run 1:
==> flow/design.v (excerpt) <==
module CPUSystem(Clock, Reset, T, Mem_Address, Mem_WData, Mem_RData, Mem_Read, Mem_Write);
Settings: LEC_CHECK=0, ABC_AREA=1, CAP_MARGIN=20, CORE_ASPECT_RATIO=0.99, CORE_MARGIN=2, CORE_UTILIZATION=72, CTS_CLUSTER_DIAMETER=27, CTS_CLUSTER_SIZE=78, HOLD_SLACK_MARGIN=0.07, PLACE_DENSITY_LB_ADDON=0.19, SETUP_SLACK_MARGIN=1.55, SLEW_MARGIN=20; clock period 5.32 ns.
run.sh (not shown) runs the stock make flow with config.mk's settings and CLKGATE_MAP_FILE=.
Stage in which a tool error killed run 1: 5_1_grt.
Modified inputs, run 2 compared to run 1
- removing CTS_CLUSTER_SIZE (formerly 78)
- removing CORE_ASPECT_RATIO (formerly 0.99)
- changing CORE_UTILIZATION from 72 to 37
- removing PLACE_DENSITY_LB_ADDON (formerly 0.19)
- removing CTS_CLUSTER_DIAMETER (formerly 27)
- removing ABC_AREA (formerly 1)
- removing SETUP_SLACK_MARGIN (formerly 1.55)
- removing HOLD_SLACK_MARGIN (formerly 0.07)
- changing the clock period (ns, I/O delays scaled along) from 5.32 to 9.2
Findings:
Run 2 finished all stages; the layout is clean.
Taking run 1 as the reference, in run 2 area reported by Yosys stat higher, number of synthesized flops with an enable pin roughly the same.
When run 2 is set beside run 1, its area of placed instances turns out to be about 1.3% smaller.

---

Starting RTL as in the previous note.
==> flow/config.mk <==
export PLATFORM = sky130hd
export DESIGN_NAME = CPUSystem
export DESIGN_NICKNAME = CPUSystem
export VERILOG_FILES = /design/flow/design.v
export SDC_FILE = /design/flow/constraint.sdc
export NUM_CORES = 4
export LEC_CHECK = 0
export CAP_MARGIN = 40
export CELL_PAD_IN_SITES_DETAIL_PLACEMENT = 2
export CELL_PAD_IN_SITES_GLOBAL_PLACEMENT = 1
export CORE_MARGIN = 7
export CORE_UTILIZATION = 40
export CTS_CLUSTER_DIAMETER = 280
export GPL_ROUTABILITY_DRIVEN = 0
export GPL_TIMING_DRIVEN = 0
export MAX_ROUTING_LAYER = met4
export SLEW_MARGIN = 0
==> flow/constraint.sdc <==
create_clock -name core_clock -period 11.7 [get_ports {Clock}]
set_input_delay 2.3400 -clock core_clock [delete_from_list [all_inputs] [get_ports {Clock}]]
set_output_delay 2.3400 -clock core_clock [all_outputs]
set_load 0.01 [all_outputs]
Edit:
CAP_MARGIN = 20   (was 40)
CELL_PAD_IN_SITES_DETAIL_PLACEMENT = unset   (was 2)
CELL_PAD_IN_SITES_GLOBAL_PLACEMENT = unset   (was 1)
CORE_MARGIN = 2   (was 7)
CORE_UTILIZATION = 57   (was 40)
CTS_CLUSTER_DIAMETER = unset   (was 280)
GPL_ROUTABILITY_DRIVEN = unset   (was 0)
GPL_TIMING_DRIVEN = unset   (was 0)
MAX_ROUTING_LAYER = unset   (was met4)
SETUP_SLACK_MARGIN = 2.67   (was unset)
SLEW_MARGIN = 20   (was 0)
clock period = 9.34 ns   (was 11.7 ns; I/O delays follow)
After rerunning:
- The changed run ran to the end with no violations
- design area went down by 2.8%
- wire length went down by 34%
- setup slack improved by 0.38 ns
- flip-flop count is unchanged
- first-iteration DRC count went up by 15%
- hold slack got worse by 0.020 ns
- critical path depth went down by 3
- final cell count went down by 12%
- register-to-register slack got worse by 0.72 ns
- global-route usage went down by 0.74 points

---

Starting RTL as in the previous note.
Settings: LEC_CHECK=0, ABC_AREA=1, CAP_MARGIN=10, CELL_PAD_IN_SITES_DETAIL_PLACEMENT=0, CELL_PAD_IN_SITES_GLOBAL_PLACEMENT=0, CORE_ASPECT_RATIO=0.92, CORE_MARGIN=2, CORE_UTILIZATION=72, CTS_CLUSTER_DIAMETER=231, GPL_ROUTABILITY_DRIVEN=1, MAX_ROUTING_LAYER=met5, MIN_ROUTING_LAYER=met1, PLACE_DENSITY=0.37, SETUP_SLACK_MARGIN=-0.06, SLEW_MARGIN=30; clock period 5.11 ns.
The starting point ran to the end with violations: setup timing.
Change:
- ABC_AREA: 1 -> default
- CAP_MARGIN: 10 -> 20
- CELL_PAD_IN_SITES_DETAIL_PLACEMENT: 0 -> default
- CELL_PAD_IN_SITES_GLOBAL_PLACEMENT: 0 -> default
- CORE_ASPECT_RATIO: 0.92 -> default
- CTS_CLUSTER_DIAMETER: 231 -> default
- GPL_ROUTABILITY_DRIVEN: 1 -> default
- MAX_ROUTING_LAYER: met5 -> default
- MIN_ROUTING_LAYER: met1 -> default
- PLACE_DENSITY: 0.37 -> default
- SETUP_SLACK_MARGIN: -0.06 -> default
- SLEW_MARGIN: 30 -> 20
- clock period: 5.11 -> 6.17 ns (I/O delays scaled with it)
=>
- The new run ran to the end with violations: setup timing
- design area goes down by 0.66%
- cell count goes down by 17%
- total power goes down by 47%
- die area goes up by 0.33%
Change:
- ABC_AREA: default -> 1
- CTS_CLUSTER_DIAMETER: default -> 172
- CTS_CLUSTER_SIZE: default -> 100
- clock period: 6.17 -> 4.31 ns (I/O delays scaled with it)
The new run never finished: it broke off in global routing (5_1_grt).
Synthesized area shrinks by about 0.34%.
Die size falls by about 0.33%.
Synthesized cell count grows by about 20%.
Change:
- CTS_CLUSTER_DIAMETER: 172 -> default
- CTS_CLUSTER_SIZE: 100 -> default
- PLACE_DENSITY_LB_ADDON: default -> 0.19
- clock period: 4.31 -> 5.32 ns (I/O delays scaled with it)
With this change the flow ran to the end with violations: setup timing. Synthesized area stays the same. Die size is unchanged. Synthesized cell count is unchanged.

---

Starting RTL as in the previous note.
make LEC_CHECK=0 ABC_AREA=1 CAP_MARGIN=15 CELL_PAD_IN_SITES_DETAIL_PLACEMENT=0 CELL_PAD_IN_SITES_GLOBAL_PLACEMENT=3 CORE_ASPECT_RATIO=0.82 CORE_MARGIN=2 CORE_UTILIZATION=30 GPL_ROUTABILITY_DRIVEN=1 MAX_ROUTING_LAYER=met5 MIN_ROUTING_LAYER=met2 PLACE_DENSITY_LB_ADDON=0.24 SETUP_SLACK_MARGIN=-0.87 SLEW_MARGIN=10 TNS_END_PERCENT=80 finish   # period 11.0 ns
The first run went through all stages and came out clean.
==> next run, changes <==
ABC_AREA = unset   (was 1)
CAP_MARGIN = 20   (was 15)
CELL_PAD_IN_SITES_DETAIL_PLACEMENT = unset   (was 0)
CELL_PAD_IN_SITES_GLOBAL_PLACEMENT = unset   (was 3)
CORE_ASPECT_RATIO = unset   (was 0.82)
CORE_UTILIZATION = 66   (was 30)
GPL_ROUTABILITY_DRIVEN = unset   (was 1)
MAX_ROUTING_LAYER = unset   (was met5)
MIN_ROUTING_LAYER = unset   (was met2)
PLACE_DENSITY_LB_ADDON = unset   (was 0.24)
SETUP_SLACK_MARGIN = 2.61   (was -0.87)
SLEW_MARGIN = 20   (was 10)
TNS_END_PERCENT = unset   (was 80)
clock period = 9.71 ns   (was 11.0 ns; I/O delays follow)
Result:
- The changed run completed without violations
- via count decreases by a quarter to a third
- area after synthesis increases slightly
- design area decreases by a few percent
==> next run, changes <==
SETUP_SLACK_MARGIN = 1.14   (was 2.61)
clock period = 7.83 ns   (was 9.71 ns; I/O delays follow)
Result: Routed wire length drops by 0.92%. Area after synthesis is unchanged. Die area does not change. Register-to-register slack gets worse by 1.2 ns. Sequential share of layout area hardly moves. Final cell count hardly moves.
==> next run, changes <==
ABC_AREA = 1   (was unset)
CORE_UTILIZATION = 41   (was 66)
PLACE_DENSITY_LB_ADDON = 0.09   (was unset)
SETUP_SLACK_MARGIN = unset   (was 1.14)
clock period = 12.0 ns   (was 7.83 ns; I/O delays follow)
=> Core utilization decreases by 27 points; sequential power shrinks by 25%; final area stays flat; die area increases by 59%; count of clock-buffer cells in the layout went up by 11.
Power and IR drop assume default switching activity.
